Design lascon_top, start of the top module:
module lascon_top #(
    parameter int LASCON_VARIANT = 0
)(
    input  logic                                clk,
    input  logic                                rst,
    input  logic [2:0]                          mode_i,      
    input  logic [31:0]                         xof_len_i,   
    input  logic                                start_i,     
    input  logic                                abort_i,     
    output logic                                busy_o,      
    output logic                                done_o,      
    output logic                                tag_fail_o,  
    input  logic [63:0]                         s_axis_tdata,   
    input  logic [7:0]                          s_axis_tkeep,   
    input  logic [3:0]                          s_axis_tuser,   
    input  logic                                s_axis_tlast,   
    input  logic                                s_axis_tvalid,  
    output logic                                s_axis_tready,  
    output logic [63:0]                         m_axis_tdata,   
    output logic [7:0]                          m_axis_tkeep,   
    output logic [3:0]                          m_axis_tuser,   
    output logic                                m_axis_tlast,   
    output logic                                m_axis_tvalid,  
    input  logic                                m_axis_tready   
);
Size in the first run: about 5800 cells after synthesis, roughly 49000 um^2 of cells after synthesis.
clock: 7.0 ns
lec_check: 0
cap_margin: 15
cell_pad_in_sites_detail_placement: 2
cell_pad_in_sites_global_placement: 3
core_aspect_ratio: 0.68
core_margin: 10
core_utilization: 26
cts_cluster_diameter: 332
cts_cluster_size: 36
gpl_timing_driven: 1
max_routing_layer: met4
min_routing_layer: met2
setup_slack_margin: -0.44
slew_margin: 0
run.sh (not shown) runs the stock make flow with config.mk's settings and CLKGATE_MAP_FILE=.
The baseline stopped in 5_1_grt on GRT-0116.
==> next run, changes <==
CAP_MARGIN = 35   (was 15)
CELL_PAD_IN_SITES_DETAIL_PLACEMENT = 0   (was 2)
CELL_PAD_IN_SITES_GLOBAL_PLACEMENT = default   (was 3)
CORE_ASPECT_RATIO = default   (was 0.68)
CORE_MARGIN = 2   (was 10)
CORE_UTILIZATION = 53   (was 26)
CTS_CLUSTER_DIAMETER = default   (was 332)
CTS_CLUSTER_SIZE = default   (was 36)
MAX_ROUTING_LAYER = default   (was met4)
MIN_ROUTING_LAYER = default   (was met2)
SETUP_SLACK_MARGIN = default   (was -0.44)
SLEW_MARGIN = 20   (was 0)
clock period = 5.6 ns   (was 7.0 ns; I/O delays follow)
Outcome:
- This time the run finished but fails on negative setup slack
- synthesized cell count is unchanged
- die area decreases by 54%
- synthesized area stays the same
==> next run, changes <==
CAP_MARGIN = 20   (was 35)
CELL_PAD_IN_SITES_DETAIL_PLACEMENT = default   (was 0)
CORE_UTILIZATION = 60   (was 53)
GPL_TIMING_DRIVEN = default   (was 1)
clock period = 3.79 ns   (was 5.6 ns; I/O delays follow)
The changed run aborted during 5_1_grt.
Synthesized cell count is unchanged.
Die size came out lower by 12%.
Area after synthesis does not change.

## run 1
lascon_top again, from the RTL that the note above started with.
## lascon_top
module lascon_top #(
    parameter int LASCON_VARIANT = 0
)(
    input  logic                                clk,
    input  logic                                rst,
    input  logic [2:0]                          mode_i,      
    input  logic [31:0]                         xof_len_i,   
    input  logic                                start_i,     
    input  logic                                abort_i,     
    output logic                                busy_o,      
    output logic                                done_o,      
    output logic                                tag_fail_o,  
    input  logic [63:0]                         s_axis_tdata,   
    input  logic [7:0]                          s_axis_tkeep,   
    input  logic [3:0]                          s_axis_tuser,   
    input  logic                                s_axis_tlast,   
    input  logic                                s_axis_tvalid,  
    output logic                                s_axis_tready,  
    output logic [63:0]                         m_axis_tdata,   
    output logic [7:0]                          m_axis_tkeep,   
    output logic [3:0]                          m_axis_tuser,   
    output logic                                m_axis_tlast,   
    output logic                                m_axis_tvalid,  
    input  logic                                m_axis_tready   
);
  ...
==> flow/config.mk <==
export PLATFORM = sky130hd
export DESIGN_NAME = lascon_top
export DESIGN_NICKNAME = lascon_top
export VERILOG_FILES = /design/flow/design.v
export SDC_FILE = /design/flow/constraint.sdc
export NUM_CORES = 4
export LEC_CHECK = 0
export CAP_MARGIN = 20
export CORE_MARGIN = 2
export CORE_UTILIZATION = 66
export CTS_CLUSTER_DIAMETER = 358
export CTS_CLUSTER_SIZE = 35
export HOLD_SLACK_MARGIN = -0.09
export MAX_ROUTING_LAYER = met4
export SETUP_SLACK_MARGIN = 0.3
export SLEW_MARGIN = 20
==> flow/constraint.sdc <==
create_clock -name core_clock -period 5.51 [get_ports {clk}]
set_input_delay 1.1020 -clock core_clock [delete_from_list [all_inputs] [get_ports {clk}]]
set_output_delay 1.1020 -clock core_clock [all_outputs]
set_load 0.01 [all_outputs]
Run 1 never completed, since it errored out during 5_1_grt.
Input changes introduced in run 2 (baseline for comparison: run 1):
Settings: HOLD_SLACK_MARGIN: -0.09 -> unset; CTS_CLUSTER_DIAMETER: 358 -> unset; CTS_CLUSTER_SIZE: 35 -> unset; MAX_ROUTING_LAYER: met4 -> unset; CORE_UTILIZATION: 66 -> 43; the clock period (ns, I/O delays scaled along): 5.51 -> 4.35.
Results
Taking run 1 as the reference, in run 2 die span in y now larger; floorplan-stage core utilization now smaller; width of the die now larger.
Complete run, failing final checks: run 2, reason negative setup slack.
The HPWL after detailed placement of run 2 is higher than that of run 1.
[inputs] run 3 vs run 2
Settings: a change of CORE_UTILIZATION from 43 to 40; a change of the clock period (ns, I/O delays scaled along) from 4.35 to 9.86.
- Per the final summary, run 3 finished and its layout is clean on timing, DRC and antenna.
- Higher total routed wire length on the met1 layer was reported by run 2, not run 3.
- u_aead_fsm.state_r[11] as the startpoint of the worst setup timing path was reported by run 2, and mode_i[2] by run 3.
- Comparing run 3 and run 2, the lower signed area change from the synthesized netlist to the final layout is on run 3.
- Clock-cell share of area up 0.74 points in run 3 wrt run 2
- Internal portion of total power delta (run 3 − run 2): favourable
- Routed wire length: run 3 < run 2
- Sort run 3 and run 2 by area share of buffers outside the clock network, ascending, and run 3 comes first.

Starting RTL as in the previous note.
Settings: LEC_CHECK=0, CAP_MARGIN=20, CORE_MARGIN=2, CORE_UTILIZATION=66, CTS_CLUSTER_SIZE=50, SETUP_SLACK_MARGIN=-0.41, SLEW_MARGIN=20; clock period 5.47 ns.
The first run never finished: it broke off in global routing (5_1_grt).
==> next run, changes <==
CORE_UTILIZATION = 57   (was 66)
CTS_CLUSTER_SIZE = default   (was 50)
SETUP_SLACK_MARGIN = 0.3   (was -0.41)
clock period = 4.49 ns   (was 5.47 ns; I/O delays follow)
=>
- The new run never finished: it broke off in global routing (5_1_grt), error GRT-0232
- area after synthesis stays the same
- synthesized cell count does not change
- die size climbs by 16%

Setup of lane 1:
lascon_top again, from the RTL that the note above started with.
## lascon_top
module lascon_top #(
    parameter int LASCON_VARIANT = 0
)(
    input  logic                                clk,
    input  logic                                rst,
    input  logic [2:0]                          mode_i,      
    input  logic [31:0]                         xof_len_i,   
    input  logic                                start_i,     
    input  logic                                abort_i,     
    output logic                                busy_o,      
    output logic                                done_o,      
    output logic                                tag_fail_o,  
    input  logic [63:0]                         s_axis_tdata,   
    input  logic [7:0]                          s_axis_tkeep,   
    input  logic [3:0]                          s_axis_tuser,   
    input  logic                                s_axis_tlast,   
    input  logic                                s_axis_tvalid,  
    output logic                                s_axis_tready,  
    output logic [63:0]                         m_axis_tdata,   
    output logic [7:0]                          m_axis_tkeep,   
    output logic [3:0]                          m_axis_tuser,   
    output logic                                m_axis_tlast,   
    output logic                                m_axis_tvalid,  
    input  logic                                m_axis_tready   
);
    logic           is_aead_mode;
  ...
export LEC_CHECK = 0
export CAP_MARGIN = 15
export CELL_PAD_IN_SITES_DETAIL_PLACEMENT = 2
export CELL_PAD_IN_SITES_GLOBAL_PLACEMENT = 2
export CORE_ASPECT_RATIO = 0.68
export CORE_MARGIN = 3
export CORE_UTILIZATION = 26
export CTS_CLUSTER_DIAMETER = 332
export CTS_CLUSTER_SIZE = 36
export GPL_TIMING_DRIVEN = 1
export MAX_ROUTING_LAYER = met4
export MIN_ROUTING_LAYER = met2
export SLEW_MARGIN = 0
create_clock -name core_clock -period 7.0 [get_ports {clk}]
For lane 1, the flow was terminated by a tool error in global routing and produced no final design.
The following lists how lane 5 was set up differently from lane 1:
Settings: changing SLEW_MARGIN from 0 to 20; setting SETUP_SLACK_MARGIN to 0.3 for the first time; removing CORE_ASPECT_RATIO (formerly 0.68); changing CORE_MARGIN from 3 to 2; removing CELL_PAD_IN_SITES_DETAIL_PLACEMENT (formerly 2); removing GPL_TIMING_DRIVEN (formerly 1); removing CELL_PAD_IN_SITES_GLOBAL_PLACEMENT (formerly 2); removing MAX_ROUTING_LAYER (formerly met4); removing MIN_ROUTING_LAYER (formerly met2); changing CORE_UTILIZATION from 26 to 40; removing CTS_CLUSTER_DIAMETER (formerly 332); changing CAP_MARGIN from 15 to 20; removing CTS_CLUSTER_SIZE (formerly 36).
==> results <==
- Per the final summary, lane 5 finished and its layout is clean on timing, DRC and antenna.
- Going from lane 1 to lane 5, die height moved down; placement-stage cell area moved down; buffer count from post-CTS setup fixing up 2.
- Die outline width (lane 5 vs. lane 1) decreases by more than a quarter
- Looking only at global placer's final weighted congestion, and setting everything else aside, the higher value of lane 5 and lane 1 goes to lane 1.
- Diff lane 1 -> lane 5: setup slack at placement lost 48 ps; row count lost about 2.3%; clock buffer count from CTS picked up an extra 56; effective utilization at floorplan picked up an extra 14 points.

Setup of run A:
Starting RTL as in the previous note.
make LEC_CHECK=0 CAP_MARGIN=20 CORE_MARGIN=2 CORE_UTILIZATION=66 CTS_CLUSTER_SIZE=50 SETUP_SLACK_MARGIN=-0.41 SLEW_MARGIN=20 finish   # period 5.33 ns
The flow ended early for run A: it failed with a tool error in global routing.
Relative to run A, the following input files were edited for run B:
# run A
export LEC_CHECK = 0
export CAP_MARGIN = 20
export CORE_MARGIN = 2
export CORE_UTILIZATION = 66
export CTS_CLUSTER_SIZE = 50
export SETUP_SLACK_MARGIN = -0.41
export SLEW_MARGIN = 20
create_clock -name core_clock -period 5.33 [get_ports {clk}]
# run B
export LEC_CHECK = 0
export CAP_MARGIN = 20
export CORE_MARGIN = 2
export CORE_UTILIZATION = 58
export HOLD_SLACK_MARGIN = -0.08
export MAX_ROUTING_LAYER = met4
export SETUP_SLACK_MARGIN = -0.41
export SLEW_MARGIN = 20
create_clock -name core_clock -period 4.54 [get_ports {clk}]
- For run B, the flow was terminated by a tool error in global routing and produced no final design.
- The final reports for run B and run A show weighted congestion reported at the end of routability-driven placement lower in the former.
- Die area, run A and run B, higher one = run B.
- NOTE post-cts sizing count run A->run B increased by more than 100%
[inputs] run C vs run B
# run B
export LEC_CHECK = 0
export CAP_MARGIN = 20
export CORE_MARGIN = 2
export CORE_UTILIZATION = 58
export HOLD_SLACK_MARGIN = -0.08
export MAX_ROUTING_LAYER = met4
export SETUP_SLACK_MARGIN = -0.41
export SLEW_MARGIN = 20
create_clock -name core_clock -period 4.54 [get_ports {clk}]
# run C
export LEC_CHECK = 0
export CAP_MARGIN = 20
export CORE_MARGIN = 2
export CORE_UTILIZATION = 54
export SETUP_SLACK_MARGIN = -0.41
export SLEW_MARGIN = 20
create_clock -name core_clock -period 4.89 [get_ports {clk}]
Results
Number of placed cells counting well taps: run B vs run C, no meaningful difference. What the final checks of run C revealed, after a flow that finished every stage, was a layout that fails on negative setup slack. Compared with run B, run C shows a die width that is 3.6% higher. Count of mapped cells out of synthesis came out exactly the same in run B and run C. Of run C and run B, it is run C that has the higher post-placement worst setup slack. Diff run B..run C | summed instance area of the synthesized netlist | unchanged. The die of run C is larger than the one used in run B.
[inputs] run D vs run C
# run C
export LEC_CHECK = 0
export CAP_MARGIN = 20
export CORE_MARGIN = 2
export CORE_UTILIZATION = 54
export SETUP_SLACK_MARGIN = -0.41
export SLEW_MARGIN = 20
create_clock -name core_clock -period 4.89 [get_ports {clk}]
# run D
export LEC_CHECK = 0
export CAP_MARGIN = 20
export CORE_MARGIN = 2
export CORE_UTILIZATION = 16
export SETUP_SLACK_MARGIN = 0.3
export SLEW_MARGIN = 20
create_clock -name core_clock -period 6.76 [get_ports {clk}]
Findings:
Relative to run C, the post-synthesis to final-layout area growth of run D is higher by 4.8 points.
Summary: with run C as the reference, total power after layout in run D moved down by more than 10%.
In the flow results for run D and run C, the clock skew is larger on run D.
Run D vs run C on routing usage on met1: run D is the lower one.
Per the final summary, run D finished and its layout is clean on timing, DRC and antenna.
Re all-layer global routing usage: run C was higher than run D.
Run C → run D: hold slack now sits at about the same level; sequential standard cell area now sits at about the same level; final cell area excluding filler cells now sits higher.
No activity file was given, so power comes from the tool's default toggle rates.
